==> inputs of indigo <==
==> flow/design.v <==
module JAM (
input CLK,
input RST,
output reg [2:0] W,
output reg [2:0] J,
input [6:0] Cost,
output [3:0] MatchCount,
output [9:0] MinCost,
output Valid );
parameter INIT  = 4'b0000;
parameter COMP  = 4'b0001;
parameter CHAN  = 4'b0010;
parameter FIND  = 4'b0011;
parameter EXCH  = 4'b0100;
parameter REV   = 4'b0101;
parameter GIVE  = 4'b0110;
parameter COUNT = 4'b0111;
parameter VALID = 4'b1000;
reg [3:0] curr_state;
reg [3:0] next_state;
parameter [0:3*128-1] mapTbl = {3'd7, 3'd6, 3'd5, 3'd6, 3'd4, 3'd6, 3'd5, 3'd6, 3'd3, 3'd6, 3'd5, 3'd6, 3'd4, 3'd6, 3'd5, 3'd6,
                            	3'd2, 3'd6, 3'd5, 3'd6, 3'd4, 3'd6, 3'd5, 3'd6, 3'd3, 3'd6, 3'd5, 3'd6, 3'd4, 3'd6, 3'd5, 3'd6,
                            	3'd1, 3'd6, 3'd5, 3'd6, 3'd4, 3'd6, 3'd5, 3'd6, 3'd3, 3'd6, 3'd5, 3'd6, 3'd4, 3'd6, 3'd5, 3'd6,
                	            3'd2, 3'd6, 3'd5, 3'd6, 3'd4, 3'd6, 3'd5, 3'd6, 3'd3, 3'd6, 3'd5, 3'd6, 3'd4, 3'd6, 3'd5, 3'd6,
                		  	    3'd0, 3'd6, 3'd5, 3'd6, 3'd4, 3'd6, 3'd5, 3'd6, 3'd3, 3'd6, 3'd5, 3'd6, 3'd4, 3'd6, 3'd5, 3'd6,
                			    3'd2, 3'd6, 3'd5, 3'd6, 3'd4, 3'd6, 3'd5, 3'd6, 3'd3, 3'd6, 3'd5, 3'd6, 3'd4, 3'd6, 3'd5, 3'd6,
                			    3'd1, 3'd6, 3'd5, 3'd6, 3'd4, 3'd6, 3'd5, 3'd6, 3'd3, 3'd6, 3'd5, 3'd6, 3'd4, 3'd6, 3'd5, 3'd6,
                				3'd2, 3'd6, 3'd5, 3'd6, 3'd4, 3'd6, 3'd5, 3'd6, 3'd3, 3'd6, 3'd5, 3'd6, 3'd4, 3'd6, 3'd5, 3'd6};
reg [0:6] compare;
reg [3:0] permutation [0:7];
reg [3:0] permutation_rot [0:7];
reg [3:0] permutation_ex [0:7];
reg [1:0] FIND_count;
wire [2:0] rot;
wire done;
reg [3:0] matchcount;
reg [9:0] mincost;
always@(posedge CLK) begin
	if(RST) curr_state <= INIT;
	else    curr_state <= next_state; 
end 
always@(*)begin
	case (curr_state)
	INIT  : next_state = COMP;
	COMP  : next_state = CHAN;  
	CHAN  : next_state = FIND;  
	FIND  : if(FIND_count==2) next_state = EXCH;  
	        else next_state = FIND;
	EXCH  : next_state = REV;  
	REV   : next_state = GIVE;  
	GIVE  : next_state = COUNT;
	COUNT : if(done) next_state = VALID;
			else next_state = COMP;
	VALID : next_state =  INIT;
	default : next_state = INIT;
	endcase
end
reg [3:0] count;
reg [9:0] cost;
reg start;
always@(posedge CLK) begin
	if(RST) start <= 0;
	else if(~RST) start <= 1;
	else start <= start;
end 
always@(posedge CLK) begin
	if(RST) begin
		W <= 0;
		J <= 0;
		count <= 1;
	end
	else begin
		W <= count >= 8 ? 0 : count;
		J <= permutation[count >= 8 ? 0 : count];
		if(count == 10) begin
			count <= 2;
			W <= 1;
			J <= permutation[1];
		end
		else begin
			count <= count + 1;
		end
	end
end
always@(posedge CLK) begin
	if(curr_state==INIT) begin
		mincost <= 10'd1023;
		matchcount <= 0;
		cost <= 0;
	end
	else if(start)begin
		cost <= cost + Cost;
		if(count == 10) begin
			if(cost < mincost)begin
				mincost <= cost;
				matchcount <= 1;
			end
			else if(cost == mincost)begin
				matchcount <= matchcount + 1;
			end
			cost <= 0;
		end
	end
end
assign MatchCount = matchcount;
assign MinCost = mincost;
always@(posedge CLK)begin
	if(curr_state == COMP) begin
		compare[6] <= permutation[6] < permutation[7];
		compare[5] <= permutation[5] < permutation[6];
		compare[4] <= permutation[4] < permutation[5];
		compare[3] <= permutation[3] < permutation[4];
		compare[2] <= permutation[2] < permutation[3];
		compare[1] <= permutation[1] < permutation[2];
		compare[0] <= permutation[0] < permutation[1];
	end
end
assign rot = mapTbl[compare*3+:3];
always @(posedge CLK) begin
	if(curr_state == CHAN) begin
  		permutation_rot[0] <= 0<=rot || (0>rot && permutation[0]<permutation[rot]) ? 8 : permutation[0];
  		permutation_rot[1] <= 1<=rot || (1>rot && permutation[1]<permutation[rot]) ? 8 : permutation[1];
  		permutation_rot[2] <= 2<=rot || (2>rot && permutation[2]<permutation[rot]) ? 8 : permutation[2];
  		permutation_rot[3] <= 3<=rot || (3>rot && permutation[3]<permutation[rot]) ? 8 : permutation[3];
  		permutation_rot[4] <= 4<=rot || (4>rot && permutation[4]<permutation[rot]) ? 8 : permutation[4];
  		permutation_rot[5] <= 5<=rot || (5>rot && permutation[5]<permutation[rot]) ? 8 : permutation[5];
  		permutation_rot[6] <= 6<=rot || (6>rot && permutation[6]<permutation[rot]) ? 8 : permutation[6];
  		permutation_rot[7] <= 7<=rot || (7>rot && permutation[7]<permutation[rot]) ? 8 : permutation[7];
  	end
end
reg [2:0] minIdx1;
reg [2:0] minIdx2;
reg [2:0] minIdx3;
reg [2:0] minIdx4;
reg [2:0] minIdx11;
reg [2:0] minIdx22;
reg [2:0] minIdx;
always@(posedge CLK)begin
	if(curr_state==INIT) begin
		FIND_count <= 0;
	end
	if(curr_state==FIND && FIND_count==0)begin
		minIdx4 <= permutation_rot[7] > permutation_rot[6] ? 6 : 7;
		minIdx3 <= permutation_rot[5] > permutation_rot[4] ? 4 : 5;
		minIdx2 <= permutation_rot[3] > permutation_rot[2] ? 2 : 3;
		minIdx1 <= permutation_rot[1] > permutation_rot[0] ? 0 : 1;
		FIND_count <= 1;
	end
	else if(curr_state==FIND && FIND_count==1)begin
		minIdx22 <= permutation_rot[minIdx4] > permutation_rot[minIdx3] ? minIdx3 : minIdx4;
		minIdx11 <= permutation_rot[minIdx2] > permutation_rot[minIdx1] ? minIdx1 : minIdx2;
		FIND_count <= 2;
	end
	else if(curr_state==FIND && FIND_count==2)begin
		minIdx <= permutation_rot[minIdx22] > permutation_rot[minIdx11] ? minIdx11 : minIdx22;
		FIND_count <= 0;
	end
	else begin
		FIND_count <= 0;
	end
end
always@(posedge CLK) begin
	if(curr_state==COMP) begin
		permutation_ex[0] <= permutation[0];
		permutation_ex[1] <= permutation[1];
		permutation_ex[2] <= permutation[2];
		permutation_ex[3] <= permutation[3];
		permutation_ex[4] <= permutation[4];
		permutation_ex[5] <= permutation[5];
		permutation_ex[6] <= permutation[6];
		permutation_ex[7] <= permutation[7];
	end
	else if(curr_state==EXCH) begin
		permutation_ex[rot] <= permutation[minIdx];
		permutation_ex[minIdx] <= permutation[rot];
	end
	else if(curr_state == REV)begin
		if(0>rot)
			permutation_ex[0] <= permutation_ex[7-(0-rot-1)];
		if(1>rot)
			permutation_ex[1] <= permutation_ex[7-(1-rot-1)];
		if(2>rot)
			permutation_ex[2] <= permutation_ex[7-(2-rot-1)];
		if(3>rot)
			permutation_ex[3] <= permutation_ex[7-(3-rot-1)];
		if(4>rot)
			permutation_ex[4] <= permutation_ex[7-(4-rot-1)];
		if(5>rot)
			permutation_ex[5] <= permutation_ex[7-(5-rot-1)];
		if(6>rot)
			permutation_ex[6] <= permutation_ex[7-(6-rot-1)];
		if(7>rot)
			permutation_ex[7] <= permutation_ex[7-(7-rot-1)];
	end
end
always@(posedge CLK)begin
	if(curr_state == INIT) begin
		permutation[0] <= 0;
		permutation[1] <= 1;
		permutation[2] <= 2;
		permutation[3] <= 3;
		permutation[4] <= 4;
		permutation[5] <= 5;
		permutation[6] <= 6;
		permutation[7] <= 7;
	end
	else if(curr_state == GIVE) begin
		permutation[0] <= permutation_ex[0];
		permutation[1] <= permutation_ex[1];
		permutation[2] <= permutation_ex[2];
		permutation[3] <= permutation_ex[3];
		permutation[4] <= permutation_ex[4];
		permutation[5] <= permutation_ex[5];
		permutation[6] <= permutation_ex[6];
		permutation[7] <= permutation_ex[7];
	end
end
assign done = compare==0;
assign Valid = (curr_state == VALID);
endmodule
==> flow/run.sh <==
#!/bin/bash
# the make line also repeats each setting of config.mk as NAME=value (left out here)
make -C /OpenROAD-flow-scripts/flow DESIGN_CONFIG=/design/flow/config.mk WORK_HOME=/design/flow/orfs CLKGATE_MAP_FILE= finish
==> flow/config.mk <==
export PLATFORM = sky130hd
export DESIGN_NAME = JAM
export DESIGN_NICKNAME = JAM
export VERILOG_FILES = /design/flow/design.v
export SDC_FILE = /design/flow/constraint.sdc
export NUM_CORES = 4
export LEC_CHECK = 0
export ABC_AREA = 1
export CAP_MARGIN = 20
export CORE_MARGIN = 2
export CORE_UTILIZATION = 72
export CTS_CLUSTER_DIAMETER = 354
export CTS_CLUSTER_SIZE = 99
export SETUP_SLACK_MARGIN = -0.31
export SLEW_MARGIN = 20
==> flow/constraint.sdc <==
create_clock -name core_clock -period 3.82 [get_ports {CLK}]
set_input_delay 0.7640 -clock core_clock [delete_from_list [all_inputs] [get_ports {CLK}]]
set_output_delay 0.7640 -clock core_clock [all_outputs]
set_load 0.01 [all_outputs]
==> yarrow (differences from indigo) <==
--- a/flow/config.mk
+++ b/flow/config.mk
@@ -8,8 +8,6 @@
 export ABC_AREA = 1
 export CAP_MARGIN = 20
 export CORE_MARGIN = 2
-export CORE_UTILIZATION = 72
-export CTS_CLUSTER_DIAMETER = 354
-export CTS_CLUSTER_SIZE = 99
-export SETUP_SLACK_MARGIN = -0.31
+export CORE_UTILIZATION = 63
+export CTS_CLUSTER_SIZE = 100
 export SLEW_MARGIN = 20
==> flow/constraint.sdc (replaced) <==
create_clock -name core_clock -period 3.67 [get_ports {CLK}]
set_input_delay 0.7340 -clock core_clock [delete_from_list [all_inputs] [get_ports {CLK}]]
set_output_delay 0.7340 -clock core_clock [all_outputs]
set_load 0.01 [all_outputs]
==> cedar (differences from indigo) <==
==> flow/config.mk (replaced) <==
export PLATFORM = sky130hd
export DESIGN_NAME = JAM
export DESIGN_NICKNAME = JAM
export VERILOG_FILES = /design/flow/design.v
export SDC_FILE = /design/flow/constraint.sdc
export NUM_CORES = 4
export LEC_CHECK = 0
export CAP_MARGIN = 20
export CORE_MARGIN = 2
export CORE_UTILIZATION = 72
export SLEW_MARGIN = 20
==> flow/constraint.sdc (replaced) <==
create_clock -name core_clock -period 9.22 [get_ports {CLK}]
set_input_delay 1.8440 -clock core_clock [delete_from_list [all_inputs] [get_ports {CLK}]]
set_output_delay 1.8440 -clock core_clock [all_outputs]
set_load 0.01 [all_outputs]
==> metrics.cfg <==
[status]
outcome=failed layout checks
failed_checks=setup timing

[sta]
setup_violation_total_in_the_final_timing_report=96
setup_ws_ns=-1.32

[yosys]
synthesis.nets=1885
common_cells=sky130_fd_sc_hd__nand2_1, sky130_fd_sc_hd__inv_1, sky130_fd_sc_hd__o21ai_0
register_share_after_synthesis_pct=32.1
post_synth_fa_ha_maj_area_fraction_pct=12.5
postSynthCellCount=1752
synth.top_cells.by_area=sky130_fd_sc_hd__edfxtp_1, sky130_fd_sc_hd__dfxtp_1, sky130_fd_sc_hd__ha_1

[place]
place.gp.congestion=1.09

[clock_tree]
cts_repair_resize_count=84
postCtsSetupBuffers=22

[floorplanning]
die_x_um=145
initial_utilization_pct=64.5

[end of results for yarrow]
==> metrics.cfg <==
[clock_tree]
postCtsSetupBuffers=0
cts_repair_resize_count=0

[yosys]
common_cells=sky130_fd_sc_hd__nand2_1, sky130_fd_sc_hd__ha_1, sky130_fd_sc_hd__nor2_1
synthesis.nets=1708
register_share_after_synthesis_pct=29.0

[sta]
setup_ws_ns=0.386

[place]
place.gp.congestion=1.07

[floorplanning]
initial_utilization_pct=74.1
die_x_um=143

[status]
outcome=no timing/DRC/antenna violations

[final_layout]
sequential_fraction_of_total_cell_area_pct=27.2

[drt]
drt_first_iter_violations=2003

[end of results for cedar]
==> metrics.cfg <==
[yosys]
common_cells=sky130_fd_sc_hd__nand2_1, sky130_fd_sc_hd__inv_1, sky130_fd_sc_hd__o21ai_0
synth.top_cells.by_area=sky130_fd_sc_hd__edfxtp_1, sky130_fd_sc_hd__dfxtp_1, sky130_fd_sc_hd__ha_1
postSynthCellCount=1752
register_share_after_synthesis_pct=32.1

[status]
outcome=did not finish
toolErrorMsg=[ERROR GRT-0116] Global routing finished with congestion. Check the congestion regions in the DRC Viewer.
haltStage=global routing

[floorplanning]
initial_utilization_pct=73.3
die_x_um=136

[clock_tree]
postCtsSetupBuffers=30
cts_repair_resize_count=171

[place]
place.gp.congestion=1.14

[end of results for indigo]
